==> inputs of nickel <==
Design WcaUpConverter, start of the top module:
module WcaUpConverter
(
	input              	clock,
	input              	reset,
	input              	enable,
	input  	wire [7:0]  	cfg,				 
	input  	wire       		strobe_cic,   	 
	input  	wire [31:0] 	phase_cordic, 	 
	input		wire [3:0]  	log2_rate,
	input	  wire			strobe_if,
	input   wire	[31:0] iq_bb_in,
	output  reg		[23:0] iq_if_out
  );
  parameter MODE  =  4'hB; 		 
	wire  aclr = cfg[1];  
	wire [15:0] ihb_in = iq_bb_in[15:0];
	wire [15:0] qhb_in = iq_bb_in[31:16];
	wire [11:0] icor_in;
	wire [11:0] qcor_in;
	wire [23:0] cor_out;
	wire [15:0] icic_in;
	wire [15:0] qcic_in;
	wire hb_strobe_out;
	wire cic_strobe_out;
assign icic_in 		= ihb_in; 
assign qcic_in 		= qhb_in;
generate if( MODE & 3'h2)
  begin
  	wire [15:0] icic_out;
   wire [15:0] qcic_out;
   reg [15:0] icic_latch;
	reg [15:0] qcic_latch;
	WcaCicInterp cic_i (
	 .clock(clock), 
    .reset(reset | aclr), 
    .enable(enable), 
    .strobe_cic(strobe_cic), 
    .strobe_if(strobe_if), 
    .log2_rate(log2_rate), 
    .data_in(icic_in), 
    .data_out(icic_out)
    );
	WcaCicInterp cic_q (
    .clock(clock), 
    .reset(reset | aclr), 
    .enable(enable), 
    .strobe_cic(strobe_cic), 
    .strobe_if(strobe_if), 
    .log2_rate(log2_rate), 
    .data_in(qcic_in), 
    .data_out(qcic_out)
    );
	always @(posedge clock)
	begin
		if( strobe_if)
		 begin
			icic_latch<= icic_out;
			qcic_latch<= qcic_out;
		 end
	end	 
	wire bypassCic    	=  MODE[3] & cfg[3];
   assign icor_in 		= (bypassCic) ? icic_in[15:4] : icic_latch[15:4];
	assign qcor_in 		= (bypassCic) ? qcic_in[15:4] : qcic_latch[15:4] ;
	end
else 
 begin 
    assign icor_in 			= icic_in[15:4] ;
    assign qcor_in 			= qcic_in[15:4] ;
  end   
endgenerate
generate if( MODE & 3'h1)
  begin
  wire [11:0] icordicout_internal;
  ...
clock: 3.75 ns
lec_check: 0
cap_margin: 20
core_margin: 2
core_utilization: 72
cts_cluster_size: 10
setup_slack_margin: 1.12
slew_margin: 20
tns_end_percent: 10
run.sh (not shown) runs the stock make flow with config.mk's settings and CLKGATE_MAP_FILE=.
==> inputs of zinc, as changes to nickel <==
--- a/flow/config.mk
+++ b/flow/config.mk
@@ -9,6 +9,3 @@
 export CORE_MARGIN = 2
-export CORE_UTILIZATION = 72
-export CTS_CLUSTER_SIZE = 10
-export SETUP_SLACK_MARGIN = 1.12
+export CORE_UTILIZATION = 40
 export SLEW_MARGIN = 20
-export TNS_END_PERCENT = 10
==> flow/constraint.sdc (replaced) <==
create_clock -name core_clock -period 5.3 [get_ports {clock}]
set_input_delay 1.0600 -clock core_clock [delete_from_list [all_inputs] [get_ports {clock}]]
set_output_delay 1.0600 -clock core_clock [all_outputs]
set_load 0.01 [all_outputs]
==> results.tsv <==
metric	value	unit
run_status	finished clean	
warning_count	109	
layout_setup_ws	0.494	ns
fin_crit	3.26	ns
cts-resized-gates	325	
area_delta_synth_final	16.0	%
drtIter0Drc	7061	
total_power	48.4	mW
path_clk_slew	0.05	ns
post-route-util	0.842	
slowest_stage	dfxtp_1	
wl_met2	109000	microns
fin_crit_sh	0.868	
p_clk	12.1	mW
die_x	327	microns
critPathBufInv	2	
worstMarginPinSlew	1.12	ns
flop_area	23200	sq um
Source of the figures above: nickel

==> results.tsv <==
metric	value	unit
layout_setup_ws	1.14	ns
fin_crit_sh	0.785	
flop_area	23000	sq um
post-route-util	0.444	
critPathBufInv	1	
warning_count	98	
drtIter0Drc	3952	
area_delta_synth_final	10.6	%
fin_crit	4.16	ns
run_status	finished clean	
die_x	437	microns
worstMarginPinSlew	1.13	ns
Source of the figures above: zinc


* * *

==> willow <==
==> flow/design.v <==
`timescale 1ns / 1ps
module WcaCicInterp
(
	input wire clock,
	input wire reset,
	input wire enable,
	input wire strobe_cic,
	input wire strobe_if,
	input wire [3:0] log2_rate,
	input  wire [15:0] data_in,
	output wire [15:0] data_out
);
reg [24+15:0] comb1;
reg [24+15:0] comb2;
reg [24+15:0] comb3;
reg [24+15:0] pipe1;
reg [24+15:0] pipe2;
reg [24+15:0] pipe3;
reg [24+15:0] integ1;  
reg [24+15:0] integ2;
reg [24+ 15:0] integ3;
always @(posedge clock)
	if(reset | ~enable)
		begin
			pipe1 <= 0;
			pipe2 <= 0;
			pipe3 <= 0;
			comb1 <= 0;
			comb2 <= 0;
			comb3 <= 0;	
		end
	else if (strobe_cic)
		begin
			comb1 <= data_in;
			pipe1 <= data_in - comb1;
			comb2 <= pipe1;
			pipe2 <= pipe1 - comb2;
			comb3 <= pipe2;
			pipe3 <= pipe2 - comb3;
		end
reg [15:0] data_store;
always @(posedge clock)
	if(reset | ~enable)
		begin
			integ1 <= 0;
			integ2 <= 0;
			integ3 <= 0;
		end
	else if (strobe_if)
		begin
			integ1 <= integ1 + pipe3; 
			integ2 <= integ2 + integ1; 
			integ3 <= integ3 + integ2; 
			case(log2_rate)
				4'h1:  data_store <= integ3[18:3];
				4'h2:  data_store <= integ3[21:6];
				4'h3:  data_store <= integ3[24:9];
				4'h4:  data_store <= integ3[27:12];
				4'h5:  data_store <= integ3[30:15];
				4'h6:  data_store <= integ3[33:18];
				4'h7:  data_store <= integ3[36:21];
				4'h8:  data_store <= integ3[39:24];
				default: data_store <= integ3[15:0];
			endcase
		end
assign data_out = data_store;
endmodule
`timescale 1 ns/100 ps
module WcaCordic12 (reset,ngreset,clock, strobeData, X0, Y0, A0, XN, YN, AN);
  parameter BIT_WIDTH   = 12;
  parameter ITERATIONS  = 12;
  parameter MODE        = 0;  
  input clock, reset, ngreset,strobeData;
  input signed  [BIT_WIDTH-1:0] X0, Y0, A0;
  output signed [BIT_WIDTH-1:0] XN, YN, AN;
  wire signed [BIT_WIDTH-1:0] x_w [ITERATIONS-1:1];
  wire signed [BIT_WIDTH-1:0] y_w [ITERATIONS-1:1];
  wire signed [BIT_WIDTH-1:0] a_w [ITERATIONS-1:1];
    localparam [143:0] arctanLUT = { 12'h0, 12'h1, 12'h1, 12'h3, 12'h5, 12'ha, 12'h14, 12'h29, 12'h51, 12'ha0, 12'h12e,  12'h200  };
    CordicCalc #(0,MODE,BIT_WIDTH) pcc_0(.reset(reset), .ngreset(ngreset), .clock(clock), .strobeData( strobeData),
               .X0(X0), .Y0(Y0), .A0(A0), .aRom(arctanLUT[BIT_WIDTH-1:0]),
               .XN(x_w[1]), .YN(y_w[1]), .AN(a_w[1])  );
    genvar i;
    generate for(i=1; i<ITERATIONS-1; i=i+1) begin: pcc_1
      CordicCalc #(i,MODE,BIT_WIDTH) pcc_1(.reset(reset), .ngreset(ngreset), .clock(clock), .strobeData( strobeData),
               .X0(x_w[i]), .Y0(y_w[i]), .A0(a_w[i]), .aRom(arctanLUT[(i+1)*BIT_WIDTH-1:i*BIT_WIDTH]),
               .XN(x_w[i+1]), .YN(y_w[i+1]), .AN(a_w[i+1])  );
    end
	endgenerate 
    CordicCalc #(ITERATIONS-1,MODE,BIT_WIDTH) pcc_2(.reset(reset),.ngreset(ngreset),.clock(clock), .strobeData( strobeData),
               .X0(x_w[ITERATIONS-1]), .Y0(y_w[ITERATIONS-1]), .A0(a_w[ITERATIONS-1]), 
               .aRom(arctanLUT[ITERATIONS*BIT_WIDTH-1:(ITERATIONS-1)*BIT_WIDTH]),
               .XN(XN), .YN(YN), .AN(AN)  );
endmodule
module CordicCalc(reset,ngreset,clock, strobeData, X0, Y0, A0, XN, YN, AN, aRom);
  parameter RSHIFT = 0;
  parameter MODE = 0;    
  parameter BIT_WIDTH = 12;
  input reset, ngreset, clock, strobeData;
  input  signed [BIT_WIDTH-1:0] X0, Y0, A0;
  input  signed [BIT_WIDTH-1:0] aRom;
  output signed [BIT_WIDTH-1:0] XN, YN, AN;
  wire d;
  reg signed [BIT_WIDTH-1:0] XN, YN, AN;
  assign d = (MODE==0)? A0[BIT_WIDTH-1] : ~Y0[BIT_WIDTH-1];  
  always @ (posedge clock) begin
      if(reset) begin
        AN <=  0;
        XN <=  0;
        YN <=  0;
      end
      else
        if (d & strobeData)    begin 
          AN <=  A0 + aRom; 
          XN <=  X0 + (Y0>>>RSHIFT);
          YN <=  Y0 - (X0>>>RSHIFT);
        end
        else if (strobeData)      begin 
          AN <=  A0 - aRom; 
          XN <=  X0 - (Y0>>>RSHIFT);
          YN <=  Y0 + (X0>>>RSHIFT);
        end       
  end   
endmodule
module WcaUpConverter
(
	input              	clock,
	input              	reset,
	input              	enable,
	input  	wire [7:0]  	cfg,				 
	input  	wire       		strobe_cic,   	 
	input  	wire [31:0] 	phase_cordic, 	 
	input		wire [3:0]  	log2_rate,
	input	  wire			strobe_if,
	input   wire	[31:0] iq_bb_in,
	output  reg		[23:0] iq_if_out
  );
  parameter MODE  =  4'hB; 		 
	wire  aclr = cfg[1];  
	wire [15:0] ihb_in = iq_bb_in[15:0];
	wire [15:0] qhb_in = iq_bb_in[31:16];
	wire [11:0] icor_in;
	wire [11:0] qcor_in;
	wire [23:0] cor_out;
	wire [15:0] icic_in;
	wire [15:0] qcic_in;
	wire hb_strobe_out;
	wire cic_strobe_out;
assign icic_in 		= ihb_in; 
assign qcic_in 		= qhb_in;
generate if( MODE & 3'h2)
  begin
  	wire [15:0] icic_out;
   wire [15:0] qcic_out;
   reg [15:0] icic_latch;
	reg [15:0] qcic_latch;
	WcaCicInterp cic_i (
	 .clock(clock), 
    .reset(reset | aclr), 
    .enable(enable), 
    .strobe_cic(strobe_cic), 
    .strobe_if(strobe_if), 
    .log2_rate(log2_rate), 
    .data_in(icic_in), 
    .data_out(icic_out)
    );
	WcaCicInterp cic_q (
    .clock(clock), 
    .reset(reset | aclr), 
    .enable(enable), 
    .strobe_cic(strobe_cic), 
    .strobe_if(strobe_if), 
    .log2_rate(log2_rate), 
    .data_in(qcic_in), 
    .data_out(qcic_out)
    );
	always @(posedge clock)
	begin
		if( strobe_if)
		 begin
			icic_latch<= icic_out;
			qcic_latch<= qcic_out;
		 end
	end	 
	wire bypassCic    	=  MODE[3] & cfg[3];
   assign icor_in 		= (bypassCic) ? icic_in[15:4] : icic_latch[15:4];
	assign qcor_in 		= (bypassCic) ? qcic_in[15:4] : qcic_latch[15:4] ;
	end
else 
 begin 
    assign icor_in 			= icic_in[15:4] ;
    assign qcor_in 			= qcic_in[15:4] ;
  end   
endgenerate
generate if( MODE & 3'h1)
  begin
  wire [11:0] icordicout_internal;
  wire [11:0] qcordicout_internal;
    reg [11:0] X0;
    reg [11:0] Y0;
    reg [11:0] A0;
    always @(posedge clock) 
     case({strobe_if, phase_cordic[31:30]})
       3'b101 :   
        begin            
            X0 <= -qcor_in;
            Y0 <= icor_in;
            A0 <= phase_cordic[31:20] - 12'h400;                    
        end
       3'b110 :  
        begin
            X0 <= qcor_in;
            Y0 <= -icor_in;
            A0 <= phase_cordic[31:20] + 12'h400;                    
        end
       3'b100:  
			begin
            X0 <= icor_in;
            Y0 <= qcor_in;
            A0 <= phase_cordic [31:20];
        end
       3'b111:  
			begin
            X0 <= icor_in;
            Y0 <= qcor_in;
            A0 <= phase_cordic [31:20];
        end
    endcase
    WcaCordic12  #(12,12,0) cordic
    ( 
       .ngreset(1'b1), .clock(clock),.reset(reset | aclr), .strobeData(strobe_if),
       .X0(X0), .Y0(Y0),.A0(A0),
       .XN(icordicout_internal), .YN(qcordicout_internal), .AN() 
    );	 
	wire bypassCordic    = MODE[3] & cfg[2];
	assign cor_out = (bypassCordic) ? {qcor_in, icor_in} : {qcordicout_internal, icordicout_internal};
  end
else  
  begin
    assign cor_out = {qcor_in, icor_in};
  end
endgenerate 
	always @(posedge clock)
	begin
		if( strobe_if)	iq_if_out <= cor_out;
	end
endmodule  
==> flow/run.sh <==
#!/bin/bash
# the make line also repeats each setting of config.mk as NAME=value (left out here)
make -C /OpenROAD-flow-scripts/flow DESIGN_CONFIG=/design/flow/config.mk WORK_HOME=/design/flow/orfs CLKGATE_MAP_FILE= finish
==> flow/config.mk <==
export PLATFORM = sky130hd
export DESIGN_NAME = WcaUpConverter
export DESIGN_NICKNAME = WcaUpConverter
export VERILOG_FILES = /design/flow/design.v
export SDC_FILE = /design/flow/constraint.sdc
export NUM_CORES = 4
export LEC_CHECK = 0
export CAP_MARGIN = 10
export CELL_PAD_IN_SITES_DETAIL_PLACEMENT = 2
export CELL_PAD_IN_SITES_GLOBAL_PLACEMENT = 1
export CORE_ASPECT_RATIO = 1.7
export CORE_MARGIN = 5
export CORE_UTILIZATION = 64
export CTS_CLUSTER_DIAMETER = 240
export CTS_CLUSTER_SIZE = 35
export GPL_ROUTABILITY_DRIVEN = 0
export MIN_ROUTING_LAYER = met2
export SLEW_MARGIN = 30
==> flow/constraint.sdc <==
create_clock -name core_clock -period 8.0 [get_ports {clock}]
set_input_delay 1.6000 -clock core_clock [delete_from_list [all_inputs] [get_ports {clock}]]
set_output_delay 1.6000 -clock core_clock [all_outputs]
set_load 0.01 [all_outputs]
==> ember (differences from willow) <==
ABC_AREA = 0   (was not set)
CAP_MARGIN = 20   (was 10)
CELL_PAD_IN_SITES_DETAIL_PLACEMENT = not set   (was 2)
CORE_ASPECT_RATIO = not set   (was 1.7)
CORE_MARGIN = 2   (was 5)
CORE_UTILIZATION = 47   (was 64)
CTS_CLUSTER_DIAMETER = 373   (was 240)
CTS_CLUSTER_SIZE = not set   (was 35)
GPL_ROUTABILITY_DRIVEN = not set   (was 0)
MAX_ROUTING_LAYER = met4   (was not set)
MIN_ROUTING_LAYER = met1   (was met2)
PLACE_DENSITY = 0.89   (was not set)
SETUP_SLACK_MARGIN = -0.12   (was not set)
SLEW_MARGIN = 10   (was 30)
TNS_END_PERCENT = 90   (was not set)
==> flow/constraint.sdc (replaced) <==
create_clock -name core_clock -period 3.0 [get_ports {clock}]
set_input_delay 0.6000 -clock core_clock [delete_from_list [all_inputs] [get_ports {clock}]]
set_output_delay 0.6000 -clock core_clock [all_outputs]
set_load 0.01 [all_outputs]
==> notes <==
- willow did not get past detailed placement. ember finished but fails on negative setup slack.
- In synthesized cell count, willow and ember do not differ.
- Of ember and willow, ember has the higher die size (gap 31%, measured against willow).
- Area after synthesis is the same in willow and ember.
==> figures <==
Run status: willow stopped before the end; ember failed layout checks
Stage where the flow stopped: willow detailed placement; ember -
Reasons for failing layout checks: willow -; ember negative setup slack
Total die area: willow 125000 um^2; ember 163000 um^2
Sequential area share after synthesis: willow 30.7%; ember 30.7%
Compound Share, Synth: willow 20.3%; ember 20.3%
Num rows: willow 164; ember 146
Area share of the largest cell type after synthesis: willow 26.3%; ember 26.3%
Effective utilization at floorplan: willow 64.1%; ember 47.4%
Synthesized area per cell: willow 8.29 um^2; ember 8.29 um^2
Async set-reset flop share out of synthesis: willow 0%; ember 0%
Floorplan core area: willow 117000 um^2; ember 159000 um^2
Top-count cell post-synth: willow sky130_fd_sc_hd__nor2_1; ember sky130_fd_sc_hd__nor2_1
Die boundary width: willow 273 um; ember 404 um
Summed instance area of the synthesized netlist: willow 75100 um^2; ember 75100 um^2
Height of the die: willow 457 um; ember 404 um
